==> inputs of 09-19 <==
// top
module top(
    input clk, rst,
    input [3:0] key_in,
    output [6:0] seg,
    output [7:0] sel,
    output reg [2:0] led, sel_led,
    output buz
);
==> flow/config.mk <==
export PLATFORM = sky130hd
export DESIGN_NAME = top
export DESIGN_NICKNAME = top
export VERILOG_FILES = /design/flow/design.v
export SDC_FILE = /design/flow/constraint.sdc
export NUM_CORES = 4
export LEC_CHECK = 0
export ABC_AREA = 1
export CAP_MARGIN = 20
export CORE_ASPECT_RATIO = 0.96
export CORE_MARGIN = 4
export CORE_UTILIZATION = 40
export MIN_ROUTING_LAYER = met2
export SLEW_MARGIN = 20
==> flow/constraint.sdc <==
create_clock -name core_clock -period 10.4 [get_ports {clk}]
set_input_delay 2.0800 -clock core_clock [delete_from_list [all_inputs] [get_ports {clk}]]
set_output_delay 2.0800 -clock core_clock [all_outputs]
set_load 0.01 [all_outputs]
run.sh (not shown) runs the stock make flow with config.mk's settings and CLKGATE_MAP_FILE=.
==> inputs of 12-09, as changes to 09-19 <==
CORE_ASPECT_RATIO = default   (was 0.96)
CORE_MARGIN = 2   (was 4)
CORE_UTILIZATION = 72   (was 40)
CTS_CLUSTER_DIAMETER = 199   (was default)
CTS_CLUSTER_SIZE = 24   (was default)
MIN_ROUTING_LAYER = default   (was met2)
PLACE_DENSITY_LB_ADDON = 0.14   (was default)
==> flow/constraint.sdc (replaced) <==
create_clock -name core_clock -period 4.81 [get_ports {clk}]
set_input_delay 0.9620 -clock core_clock [delete_from_list [all_inputs] [get_ports {clk}]]
set_output_delay 0.9620 -clock core_clock [all_outputs]
set_load 0.01 [all_outputs]
==> results <==
                                                                   12-09                     09-19
Post-route insts no fill                                            1542                      1620
Power per cell area                                          253 nW/um^2               124 nW/um^2
Global routing met1 resource utilization                           43.2%                        0%
Routed length per placed instance                                17.5 um                   14.2 um
Via total after detailed routing                                    9673                     11.9k
GRT Max-Usage Layer                                                 met2                      met3
Comb area                                                      5120 um^2                 4800 um^2
Ratio of routed vias to standard cells                              6.27                      7.33
Number of fill cells in the layout                                   703                      2402
Number of setup violations in the final report                         7                         0
Initial core utilization                                           73.4%                     40.7%
Placed instance count                                               1482                      1588
Result of the run                               finished with violations  finished with violations
Reasons for failing layout checks                           setup timing                       DRC

==> run a: inputs <==
Starting RTL as in the previous note.
make LEC_CHECK=0 ABC_AREA=1 CAP_MARGIN=20 CORE_MARGIN=2 CORE_UTILIZATION=72 CTS_CLUSTER_DIAMETER=78 CTS_CLUSTER_SIZE=37 PLACE_DENSITY_LB_ADDON=0.26 SLEW_MARGIN=20 finish   # period 4.52 ns
==> inputs of run b, as changes to run a <==
Settings changed: ABC_AREA 1 to not set, CORE_UTILIZATION 72 to 16, CTS_CLUSTER_DIAMETER 78 to not set, CTS_CLUSTER_SIZE 37 to not set, PLACE_DENSITY_LB_ADDON 0.26 to not set.
==> flow/constraint.sdc (replaced) <==
create_clock -name core_clock -period 14.9 [get_ports {clk}]
set_input_delay 2.9800 -clock core_clock [delete_from_list [all_inputs] [get_ports {clk}]]
set_output_delay 2.9800 -clock core_clock [all_outputs]
set_load 0.01 [all_outputs]
==> inputs of run c, as changes to run a <==
Settings changed: ABC_AREA 1 to not set, CTS_CLUSTER_DIAMETER 78 to not set, CTS_CLUSTER_SIZE 37 to not set, PLACE_DENSITY_LB_ADDON 0.26 to not set.
==> flow/constraint.sdc (replaced) <==
create_clock -name core_clock -period 7.99 [get_ports {clk}]
set_input_delay 1.5980 -clock core_clock [delete_from_list [all_inputs] [get_ports {clk}]]
set_output_delay 1.5980 -clock core_clock [all_outputs]
set_load 0.01 [all_outputs]
==> notes <==
Run b completed with no timing, DRC or antenna violations. Run c finished clean. Run a completed and failed the layout checks on negative setup slack.
Core utilization: run b < run c < run a.
The lowest clock skew belongs to run c, the highest to run b.
Cell area, highest first: run a, run b, run c.
The highest clock power belongs to run a, the lowest to run b.

==> v24: inputs <==
Starting RTL as in the previous note.
## top
module top(
    input clk, rst,
    input [3:0] key_in,
    output [6:0] seg,
    output [7:0] sel,
    output reg [2:0] led, sel_led,
    output buz
);
make LEC_CHECK=0 CAP_MARGIN=0 CELL_PAD_IN_SITES_GLOBAL_PLACEMENT=0 CORE_MARGIN=2 CORE_UTILIZATION=72 CTS_CLUSTER_SIZE=17 HOLD_SLACK_MARGIN=0.3 MAX_ROUTING_LAYER=met5 MIN_ROUTING_LAYER=met1 SLEW_MARGIN=20 finish   # period 4.72 ns
==> inputs of v3, as changes to v24 <==
Settings changed: CORE_MARGIN 2 to 5, CORE_UTILIZATION 72 to 68, HOLD_SLACK_MARGIN 0.3 to 0.14, SETUP_SLACK_MARGIN from default to 1.66.
==> flow/constraint.sdc (replaced) <==
create_clock -name core_clock -period 9.7 [get_ports {clk}]
set_input_delay 1.9400 -clock core_clock [delete_from_list [all_inputs] [get_ports {clk}]]
set_output_delay 1.9400 -clock core_clock [all_outputs]
set_load 0.01 [all_outputs]
==> inputs of v38, as changes to v24 <==
Settings changed: ABC_AREA from default to 1, CTS_CLUSTER_DIAMETER from default to 314, HOLD_SLACK_MARGIN 0.3 to default, PLACE_DENSITY from default to 0.41.
==> comparison table <==
item                                                                 v3                     v38                               v24
Run status                                               finished clean         failed layout checks              failed layout checks
Reasons for failing layout checks                                     -    negative setup slack              negative setup slack
Internal reg-to-reg setup slack                                 6450 ps                 1100 ps                           1330 ps
Die Footprint                                                 16900 µm²               14300 µm²                         14600 µm²
Met1 Resource Use GR                                              37.8%                   43.9%                             49.7%
Layout clock buffers                                                 17                      26                                17
Setup Skew                                                      7.15 ps                 12.3 ps                           11.3 ps
Area fraction in compound gates after synthesis                   19.4%                   14.7%                             19.4%
Switching share of total power                                    24.5%                   23.3%                             24.2%
Combinational fraction of the cell area                           50.4%                   44.9%                             46.8%
Via Count                                                          8303                    9458                             10000
CP Buf/Inv Count                                                      1                       6                                 8
Hold endpoint                                    u_seg.cnt[0]$_DFF_PN0_  u_seg.cnt[0]$_DFF_PN0_  u_timer.u_blink.cnt[0]$_DFF_PN0_
P_comb                                                          52.2 µW                  111 µW                            114 µW

==> inputs of v10 <==
Starting RTL as in the previous note.
==> flow/design.v (excerpt) <==
module top(
    input clk, rst,
    input [3:0] key_in,
    output [6:0] seg,
    output [7:0] sel,
    output reg [2:0] led, sel_led,
    output buz
);
make LEC_CHECK=0 ABC_AREA=1 CAP_MARGIN=20 CORE_MARGIN=2 CORE_UTILIZATION=72 CTS_CLUSTER_DIAMETER=357 CTS_CLUSTER_SIZE=24 PLACE_DENSITY=0.41 SETUP_SLACK_MARGIN=-0.23 SLEW_MARGIN=20 finish   # period 4.72 ns
==> inputs of v25, as changes to v10 <==
CORE_UTILIZATION = 68   (was 72)
CTS_CLUSTER_DIAMETER = not set   (was 357)
CTS_CLUSTER_SIZE = 15   (was 24)
PLACE_DENSITY = not set   (was 0.41)
SETUP_SLACK_MARGIN = not set   (was -0.23)
==> flow/constraint.sdc (replaced) <==
create_clock -name core_clock -period 4.52 [get_ports {clk}]
set_input_delay 0.9040 -clock core_clock [delete_from_list [all_inputs] [get_ports {clk}]]
set_output_delay 0.9040 -clock core_clock [all_outputs]
set_load 0.01 [all_outputs]
==> inputs of v11, as changes to v10 <==
ABC_AREA = 0   (was 1)
CAP_MARGIN = 0   (was 20)
CELL_PAD_IN_SITES_GLOBAL_PLACEMENT = 0   (was not set)
CTS_CLUSTER_DIAMETER = 314   (was 357)
CTS_CLUSTER_SIZE = 17   (was 24)
MAX_ROUTING_LAYER = met5   (was not set)
MIN_ROUTING_LAYER = met1   (was not set)
PLACE_DENSITY = not set   (was 0.41)
PLACE_DENSITY_LB_ADDON = 0.04   (was not set)
SETUP_SLACK_MARGIN = 1.35   (was -0.23)
==> results <==
item                                                                                       v25                         v10                         v11
Number of signal-net inverters in the final layout                                         198                         198                          42
Aggregate routed wire length                                                         29,500 µm                   26,300 µm                   29,300 µm
Source-to-sink clock delay at the later pin of the worst-skew pair                     0.43 ns                     0.43 ns                     0.45 ns
Multiplexer share of the synthesized area                                                    0                           0                      0.0311
Yosys cell count                                                                         1,267                       1,267                       1,140
Static Leakage                                                                         5.53 nW                     5.35 nW                     5.38 nW
Fraction of area in clock buffers and inverters                                         0.0499                      0.0483                      0.0481
Cell area power density                                                             259 nW/µm²                  246 nW/µm²                  241 nW/µm²
Relative contribution of the clock network to total power                                0.479                       0.461                       0.474
End of the critical path                                                                seg[6]                      seg[0]                      seg[1]
Outcome                                                             complete, but fails checks  complete, but fails checks  complete, but fails checks
Violated checks                                                           negative setup slack        negative setup slack        negative setup slack
Floorplan die height                                                                    123 µm                      120 µm                      121 µm
Post-Route Utilization                                                                   0.854                       0.876                       0.908
Tool warning count                                                                          50                          50                          49
Max-slew headroom                                                                        0.466                       0.449                       0.424
Well-Tap Cells                                                                             180                         176                         176
Largest stage delay on the critical path                                               0.44 ns                     0.43 ns                     0.64 ns

==> inputs of 09-24 <==
top again, from the RTL that the note above started with.
==> flow/design.v (excerpt) <==
module top(
    input clk, rst,
    input [3:0] key_in,
    output [6:0] seg,
    output [7:0] sel,
    output reg [2:0] led, sel_led,
    output buz
);
    wire [2:0] key_val;
    localparam  S1 = 3'd1,
                S2 = 3'd2,
                S3 = 3'd3,
                S4 = 3'd4;
    key u_key(
        .clk(clk),
        .rst(rst),
        .key_in(key_in),
        .key_val(key_val)
    );
    reg [20:0] data_to_show;
    seg u_seg(
        .clk(clk),
        .rst(rst),
        .seg(seg),
        .sel(sel),
        .data(data_to_show)
    );
    wire [20:0] data_clock, data_stopwatch, data_timer;
    wire [2:0] led_clock, led_timer;
    wire [2:0] key_val_clock, key_val_stopwatch, key_val_timer;
    reg [1:0] current_state, next_state;
    localparam  CLOCK       = 2'b00,
                STOPWATCH   = 2'b01,
                TIMER       = 2'b11;
    assign key_val_clock = (current_state == CLOCK) ? key_val : 3'd0;
    assign key_val_stopwatch = (current_state == STOPWATCH) ? key_val : 3'd0;
    assign key_val_timer = (current_state == TIMER) ? key_val : 3'd0;
    clock u_clock (
        .clk(clk),
        .rst(rst),
        .key_val(key_val_clock),
        .data(data_clock),
        .led(led_clock)
    );
    stopwatch u_stopwatch (
        .clk(clk),
        .rst(rst),
        .key_val(key_val_stopwatch),
        .data(data_stopwatch)
    );
    timer u_timer (
        .clk(clk),
        .rst(rst),
        .key_val(key_val_timer),
        .data(data_timer),
        .led(led_timer),
        .buz(buz)
    );
    always @(posedge clk or negedge rst) begin
        if (!rst) begin
            current_state <= CLOCK;
        end else begin
            current_state <= next_state;
        end
    end
  ...
Settings: LEC_CHECK=0, CAP_MARGIN=0, CELL_PAD_IN_SITES_GLOBAL_PLACEMENT=1, CORE_MARGIN=5, CORE_UTILIZATION=52, CTS_CLUSTER_DIAMETER=132, CTS_CLUSTER_SIZE=49, HOLD_SLACK_MARGIN=0.14, MAX_ROUTING_LAYER=met5, MIN_ROUTING_LAYER=met1, PLACE_DENSITY_LB_ADDON=0.24, SETUP_SLACK_MARGIN=1.68, SLEW_MARGIN=20; clock period 9.7 ns.
==> inputs of 05-11, as changes to 09-24 <==
==> flow/config.mk (replaced) <==
export PLATFORM = sky130hd
export DESIGN_NAME = top
export DESIGN_NICKNAME = top
export VERILOG_FILES = /design/flow/design.v
export SDC_FILE = /design/flow/constraint.sdc
export NUM_CORES = 4
export LEC_CHECK = 0
export CAP_MARGIN = 20
export CORE_MARGIN = 2
export CORE_UTILIZATION = 72
export CTS_CLUSTER_SIZE = 24
export SLEW_MARGIN = 20
==> flow/constraint.sdc (replaced) <==
create_clock -name core_clock -period 4.81 [get_ports {clk}]
set_input_delay 0.9620 -clock core_clock [delete_from_list [all_inputs] [get_ports {clk}]]
set_output_delay 0.9620 -clock core_clock [all_outputs]
set_load 0.01 [all_outputs]
==> inputs of 09-06, as changes to 09-24 <==
==> flow/config.mk (replaced) <==
export PLATFORM = sky130hd
export DESIGN_NAME = top
export DESIGN_NICKNAME = top
export VERILOG_FILES = /design/flow/design.v
export SDC_FILE = /design/flow/constraint.sdc
export NUM_CORES = 4
export LEC_CHECK = 0
export CAP_MARGIN = 0
export CELL_PAD_IN_SITES_GLOBAL_PLACEMENT = 1
export CORE_MARGIN = 2
export CORE_UTILIZATION = 65
export CTS_CLUSTER_SIZE = 17
export HOLD_SLACK_MARGIN = 0.3
export MAX_ROUTING_LAYER = met5
export MIN_ROUTING_LAYER = met1
export SLEW_MARGIN = 20
==> flow/constraint.sdc (replaced) <==
create_clock -name core_clock -period 5.68 [get_ports {clk}]
set_input_delay 1.1360 -clock core_clock [delete_from_list [all_inputs] [get_ports {clk}]]
set_output_delay 1.1360 -clock core_clock [all_outputs]
set_load 0.01 [all_outputs]
==> inputs of 01-20, as changes to 09-24 <==
==> flow/config.mk (replaced) <==
export PLATFORM = sky130hd
export DESIGN_NAME = top
export DESIGN_NICKNAME = top
export VERILOG_FILES = /design/flow/design.v
export SDC_FILE = /design/flow/constraint.sdc
export NUM_CORES = 4
export LEC_CHECK = 0
export CAP_MARGIN = 20
export CORE_MARGIN = 2
export CORE_UTILIZATION = 66
export CTS_CLUSTER_SIZE = 98
export SLEW_MARGIN = 20
==> flow/constraint.sdc (replaced) <==
create_clock -name core_clock -period 9.56 [get_ports {clk}]
set_input_delay 1.9120 -clock core_clock [delete_from_list [all_inputs] [get_ports {clk}]]
set_output_delay 1.9120 -clock core_clock [all_outputs]
set_load 0.01 [all_outputs]
==> summary of the runs <==
- The lowest clock skew belongs to 05-11, the highest to 09-06.
- Clock power, lowest first: 09-24, 01-20, 09-06, 05-11.
- 09-06 produced a clean layout. 05-11 reached the layout checks and failed them: negative setup slack. 09-24 ran to the end with no violations. 01-20 finished clean.
- Wire length: 01-20 is smaller than 09-24 (2.0%).
- Synthesized area is the same in 09-24 and 09-06.

==> onyx: inputs <==
Starting RTL as in the previous note.
clock: 5.72 ns
lec_check: 0
abc_area: 1
cap_margin: 0
cell_pad_in_sites_detail_placement: 2
cell_pad_in_sites_global_placement: 1
core_margin: 10
core_utilization: 59
cts_cluster_size: 78
gpl_routability_driven: 0
gpl_timing_driven: 0
hold_slack_margin: 0.14
max_routing_layer: met4
min_routing_layer: met1
place_density_lb_addon: 0.02
setup_slack_margin: 0.01
slew_margin: 10
tns_end_percent: 85
==> sierra (differences from onyx) <==
CAP_MARGIN = 20   (was 0)
CELL_PAD_IN_SITES_DETAIL_PLACEMENT = unset   (was 2)
CELL_PAD_IN_SITES_GLOBAL_PLACEMENT = unset   (was 1)
CORE_MARGIN = 2   (was 10)
CORE_UTILIZATION = 68   (was 59)
CTS_CLUSTER_SIZE = 37   (was 78)
GPL_ROUTABILITY_DRIVEN = unset   (was 0)
GPL_TIMING_DRIVEN = unset   (was 0)
HOLD_SLACK_MARGIN = unset   (was 0.14)
MAX_ROUTING_LAYER = unset   (was met4)
MIN_ROUTING_LAYER = unset   (was met1)
PLACE_DENSITY_LB_ADDON = unset   (was 0.02)
SETUP_SLACK_MARGIN = unset   (was 0.01)
SLEW_MARGIN = 20   (was 10)
TNS_END_PERCENT = unset   (was 85)
==> flow/constraint.sdc (replaced) <==
create_clock -name core_clock -period 4.52 [get_ports {clk}]
set_input_delay 0.9040 -clock core_clock [delete_from_list [all_inputs] [get_ports {clk}]]
set_output_delay 0.9040 -clock core_clock [all_outputs]
set_load 0.01 [all_outputs]
==> juniper (differences from onyx) <==
ABC_AREA = unset   (was 1)
CAP_MARGIN = 20   (was 0)
CELL_PAD_IN_SITES_DETAIL_PLACEMENT = unset   (was 2)
CELL_PAD_IN_SITES_GLOBAL_PLACEMENT = unset   (was 1)
CORE_MARGIN = 2   (was 10)
CORE_UTILIZATION = 56   (was 59)
CTS_CLUSTER_SIZE = unset   (was 78)
GPL_ROUTABILITY_DRIVEN = unset   (was 0)
GPL_TIMING_DRIVEN = unset   (was 0)
HOLD_SLACK_MARGIN = unset   (was 0.14)
MAX_ROUTING_LAYER = unset   (was met4)
MIN_ROUTING_LAYER = unset   (was met1)
PLACE_DENSITY_LB_ADDON = unset   (was 0.02)
SETUP_SLACK_MARGIN = unset   (was 0.01)
SLEW_MARGIN = 20   (was 10)
TNS_END_PERCENT = unset   (was 85)
==> flow/constraint.sdc (replaced) <==
create_clock -name core_clock -period 8.76 [get_ports {clk}]
set_input_delay 1.7520 -clock core_clock [delete_from_list [all_inputs] [get_ports {clk}]]
set_output_delay 1.7520 -clock core_clock [all_outputs]
set_load 0.01 [all_outputs]
==> notes <==
sierra completed and failed the layout checks on setup timing. onyx did not get past detailed placement. juniper passed the timing, DRC and antenna checks.
In juniper the clock skew is higher than in sierra, by 0.0078 ns.
In sierra the clock power is larger than in juniper, by 95%.
Sequential power: sierra is larger than juniper (94%).
Against juniper, the register-to-register slack of sierra is lower by 4.1 ns.
In juniper the count of clock-buffer cells in the layout is lower than in sierra, by 5.
Of sierra and juniper, sierra has the higher critical path depth (gap 13).
In juniper the area after synthesis is higher than in sierra, by 1.9%.
In sierra the final cell count is larger than in juniper, by about 15%.
Power: sierra is larger than juniper (96%).
Sequential share of layout area: sierra is lower than juniper (3.4 points).
==> figures <==
Run status: onyx aborted with a tool error; juniper timing/DRC/antenna clean; sierra failed layout checks
Failing step: onyx detailed placement; juniper -; sierra -
Reasons for failing layout checks: onyx -; juniper -; sierra setup timing
Proportion of power drawn by the clock network: onyx -; juniper 47.8%; sierra 47.9%
Switching pwr: onyx -; juniper 0.3695 mW; sierra 0.7106 mW
Chip area estimate from yosys synthesis: onyx 9642 um^2; juniper 9821 um^2; sierra 9642 um^2
Count of clock-net buffers in the final layout: onyx -; juniper 18; sierra 23
Final worst slack: onyx -; juniper 1.307 ns; sierra -0.8214 ns
Cell class with the largest area share: onyx -; juniper logic gates; sierra logic gates
Switching power as a share of total power: onyx -; juniper 23.50%; sierra 23.09%
Instance count after placement with tap cells included: onyx -; juniper 1348; sierra 1518
Clock Root Buffer: onyx -; juniper sky130_fd_sc_hd__clkbuf_16; sierra sky130_fd_sc_hd__clkbuf_16
Depth of the worst register-to-register path: onyx -; juniper 11; sierra 15
Basic Gates by Area: onyx 26.54%; juniper 23.38%; sierra 26.54%
Sequential-to-total area share from yosys stat: onyx 41.69%; juniper 40.94%; sierra 41.69%
Number of ordinary and repair buffers in the finished layout: onyx -; juniper 31; sierra 124
DRC violation count after routing: onyx -; juniper 0; sierra 0
Area fraction in compound gates: onyx 14.69%; juniper 19.37%; sierra 14.69%
Largest net degree at the start of global routing: onyx -; juniper 90; sierra 91
Capture instance of the worst register-to-register path: onyx -; juniper u_stopwatch.data[20]; sierra u_stopwatch.data[20]
Final number of max-transition violations: onyx -; juniper 0; sierra 0
Placed instance area: onyx -; juniper 10180 um^2; sierra 10560 um^2
TritonCTS clock tree: onyx -; juniper built; sierra built
Leak pwr: onyx -; juniper 4.637 nW; sierra 5.528 nW
No activity file was given, so power comes from the tool's default toggle rates.
